==> sierra <==
Design fir_filter, start of the top module:
module fir_filter
#(
    parameter NUM_ELEMENTS = 7
)
(
    input clk,
    input rst,
    input [ 7 : 0 ] weight_data,
    input [ 2 : 0 ] weight_idx,
    input weight_valid,
    output weight_ready,
    input [ 7 : 0 ] input_data,
    input input_valid,
    output input_ready,
    output [ 15 : 0 ] output_data,
    input output_ready,
    output output_valid
);
clock: 8.32 ns
lec_check: 0
cap_margin: 10
core_margin: 2
core_utilization: 72
cts_cluster_diameter: 42
hold_slack_margin: -0.09
max_routing_layer: met4
place_density: 0.65
setup_slack_margin: 2.24
slew_margin: 20
tns_end_percent: 5
run.sh (not shown) runs the stock make flow with config.mk's settings and CLKGATE_MAP_FILE=.
==> harbor (differences from sierra) <==
==> flow/config.mk (replaced) <==
export PLATFORM = sky130hd
export DESIGN_NAME = fir_filter
export DESIGN_NICKNAME = fir_filter
export VERILOG_FILES = /design/flow/design.v
export SDC_FILE = /design/flow/constraint.sdc
export NUM_CORES = 4
export LEC_CHECK = 0
export CAP_MARGIN = 20
export CORE_MARGIN = 2
export CORE_UTILIZATION = 71
export CTS_CLUSTER_DIAMETER = 221
export SLEW_MARGIN = 20
==> flow/constraint.sdc (replaced) <==
create_clock -name core_clock -period 10.5 [get_ports {clk}]
set_input_delay 2.1000 -clock core_clock [delete_from_list [all_inputs] [get_ports {clk}]]
set_output_delay 2.1000 -clock core_clock [all_outputs]
set_load 0.01 [all_outputs]
==> maple (differences from sierra) <==
==> flow/config.mk (replaced) <==
export PLATFORM = sky130hd
export DESIGN_NAME = fir_filter
export DESIGN_NICKNAME = fir_filter
export VERILOG_FILES = /design/flow/design.v
export SDC_FILE = /design/flow/constraint.sdc
export NUM_CORES = 4
export LEC_CHECK = 0
export CAP_MARGIN = 20
export CORE_MARGIN = 2
export CORE_UTILIZATION = 68
export CTS_CLUSTER_DIAMETER = 40
export MAX_ROUTING_LAYER = met4
export SETUP_SLACK_MARGIN = 1.21
export SLEW_MARGIN = 20
==> flow/constraint.sdc (replaced) <==
create_clock -name core_clock -period 8.44 [get_ports {clk}]
set_input_delay 1.6880 -clock core_clock [delete_from_list [all_inputs] [get_ports {clk}]]
set_output_delay 1.6880 -clock core_clock [all_outputs]
set_load 0.01 [all_outputs]
==> yarrow (differences from sierra) <==
==> flow/config.mk (replaced) <==
export PLATFORM = sky130hd
export DESIGN_NAME = fir_filter
export DESIGN_NICKNAME = fir_filter
export VERILOG_FILES = /design/flow/design.v
export SDC_FILE = /design/flow/constraint.sdc
export NUM_CORES = 4
export LEC_CHECK = 0
export CAP_MARGIN = 20
export CORE_MARGIN = 2
export CORE_UTILIZATION = 66
export CTS_CLUSTER_DIAMETER = 258
export CTS_CLUSTER_SIZE = 98
export SLEW_MARGIN = 20
==> flow/constraint.sdc (replaced) <==
create_clock -name core_clock -period 13.0 [get_ports {clk}]
set_input_delay 2.6000 -clock core_clock [delete_from_list [all_inputs] [get_ports {clk}]]
set_output_delay 2.6000 -clock core_clock [all_outputs]
set_load 0.01 [all_outputs]
==> qor summary <==
|  | harbor | yarrow | sierra | maple |
|---|---|---|---|---|
| Largest vdd supply drop | 365 uV | 121 uV | 754 uV | 284 uV |
| Met3 wire length | 3650 um | 2640 um | 3960 um | 2720 um |
| Run status | timing/DRC/antenna clean | timing/DRC/antenna clean | failed layout checks | failed layout checks |
| Violated checks | - | - | negative setup slack | negative setup slack |
| Number of core rows | 59 | 61 | 58 | 60 |
| Global-route wire length before repair | 73,100 um | 71,900 um | 75,900 um | 76,900 um |
| Final critical-path share of the clock period | 0.976 | 0.850 | 1.10 | 1.09 |
| Setup TNS | 0 ps | 0 ps | -4720 ps | -4510 ps |
| Fraction of area in registers | 0.138 | 0.138 | 0.128 | 0.124 |
| Initial antenna violation count | 1 | 0 | 0 | 0 |
| Flop area | 0.00273 mm^2 | 0.00272 mm^2 | 0.00274 mm^2 | 0.00273 mm^2 |
| Clk. pwr | 0.377 mW | 0.291 mW | 0.517 mW | 0.473 mW |
| Power dissipated in combinational cells | 1.35 mW | 1.07 mW | 1.99 mW | 2.34 mW |
| Synth-to-Final Area Change | 6.04% | 5.56% | 14.4% | 17.3% |
| Met3 Resource Use GR | 0.0584 | 0.0476 | 0.0669 | 0.0363 |
| Vertical extent of the die | 166 um | 172 um | 165 um | 170 um |
| Data required time of the worst path | 8400 ps | 10,400 ps | 6660 ps | 6750 ps |
| Die X | 166 um | 172 um | 165 um | 170 um |
| Largest clock skew in the final design | 13.2 ps | 14.2 ps | 14.2 ps | 11.6 ps |
| Overall global routing resource usage | 0.352 | 0.333 | 0.390 | 0.368 |
| Crit path from | weights[4][2] | weights[0][5] | weights[4][3] | weights[0][7] |
| Actual slew at the worst max-slew pin | 893 ps | 895 ps | 753 ps | 807 ps |
| Min-Delay Endpoint | values[4][2] | values[3][1] | values[5][1] | values[3][3] |
| Multi-input combinational cell area | 0.0140 mm^2 | 0.0140 mm^2 | 0.0143 mm^2 | 0.0145 mm^2 |
| Reported net switching power | 0.946 mW | 0.757 mW | 1.38 mW | 1.50 mW |
| Reg-to-reg slack, setup | 9520 ps | 12,050 ps | 7100 ps | 7180 ps |
| Proportion of total power due to net switching | 0.422 | 0.426 | 0.440 | 0.435 |


==> pepper: inputs <==
fir_filter again, from the RTL that the note above started with.
// fir_filter
module fir_filter
#(
    parameter NUM_ELEMENTS = 7
)
(
    input clk,
    input rst,
    input [ 7 : 0 ] weight_data,
    input [ 2 : 0 ] weight_idx,
    input weight_valid,
    output weight_ready,
    input [ 7 : 0 ] input_data,
    input input_valid,
    output input_ready,
    output [ 15 : 0 ] output_data,
    input output_ready,
    output output_valid
);
==> flow/config.mk <==
export PLATFORM = sky130hd
export DESIGN_NAME = fir_filter
export DESIGN_NICKNAME = fir_filter
export VERILOG_FILES = /design/flow/design.v
export SDC_FILE = /design/flow/constraint.sdc
export NUM_CORES = 4
export LEC_CHECK = 0
export ABC_AREA = 1
export CAP_MARGIN = 20
export CORE_MARGIN = 2
export CORE_UTILIZATION = 72
export CTS_CLUSTER_DIAMETER = 29
export CTS_CLUSTER_SIZE = 34
export PLACE_DENSITY_LB_ADDON = 0.2
export SETUP_SLACK_MARGIN = 0.94
export SLEW_MARGIN = 20
==> flow/constraint.sdc <==
create_clock -name core_clock -period 7.74 [get_ports {clk}]
set_input_delay 1.5480 -clock core_clock [delete_from_list [all_inputs] [get_ports {clk}]]
set_output_delay 1.5480 -clock core_clock [all_outputs]
set_load 0.01 [all_outputs]
==> garnet (differences from pepper) <==
==> flow/config.mk (replaced) <==
export PLATFORM = sky130hd
export DESIGN_NAME = fir_filter
export DESIGN_NICKNAME = fir_filter
export VERILOG_FILES = /design/flow/design.v
export SDC_FILE = /design/flow/constraint.sdc
export NUM_CORES = 4
export LEC_CHECK = 0
export CAP_MARGIN = 20
export CORE_MARGIN = 2
export CORE_UTILIZATION = 65
export CTS_CLUSTER_DIAMETER = 221
export SETUP_SLACK_MARGIN = 0.26
export SLEW_MARGIN = 20
export TNS_END_PERCENT = 5
==> flow/constraint.sdc (replaced) <==
create_clock -name core_clock -period 9.93 [get_ports {clk}]
set_input_delay 1.9860 -clock core_clock [delete_from_list [all_inputs] [get_ports {clk}]]
set_output_delay 1.9860 -clock core_clock [all_outputs]
set_load 0.01 [all_outputs]
==> qor summary <==
item                                                                               pepper       garnet
Outcome                                                                   failed layout checks  timing/DRC/antenna clean
Violated checks                                                              setup timing            -
Leakage power                                                                     13.9 nW      10.3 nW
Sequential cell power                                                            0.692 mW     0.542 mW
Final setup viols                                                                      12            0
Total length of routed met3 wires                                                 5200 um      2650 um
Final cycle utilization of the critical path                                         114%        97.3%
Number of violations reported at the end of detailed-routing iteration 0            1,542          656
Vias per std cell                                                                    5.45         5.26
Peak supply drop                                                                 0.403 mV     0.135 mV
Slew at the pin with the worst max-slew slack                                      840 ps       884 ps
Number of cells traversed by the worst register-to-register path                        3            2
Final hold slack                                                                   641 ps       572 ps
Xor and xnor fraction of the mapped netlist area                                   0.789%        1.45%
Core Footprint                                                                27,000 um^2  28,500 um^2
Combinational share of cell area                                                    61.1%        69.8%
Met2 Track Usage GR                                                                 66.3%        54.5%
Post-placement worst setup slack                                                  -907 ps      99.9 ps
Power figures rest on the tool's default switching activity, not on a simulated workload.
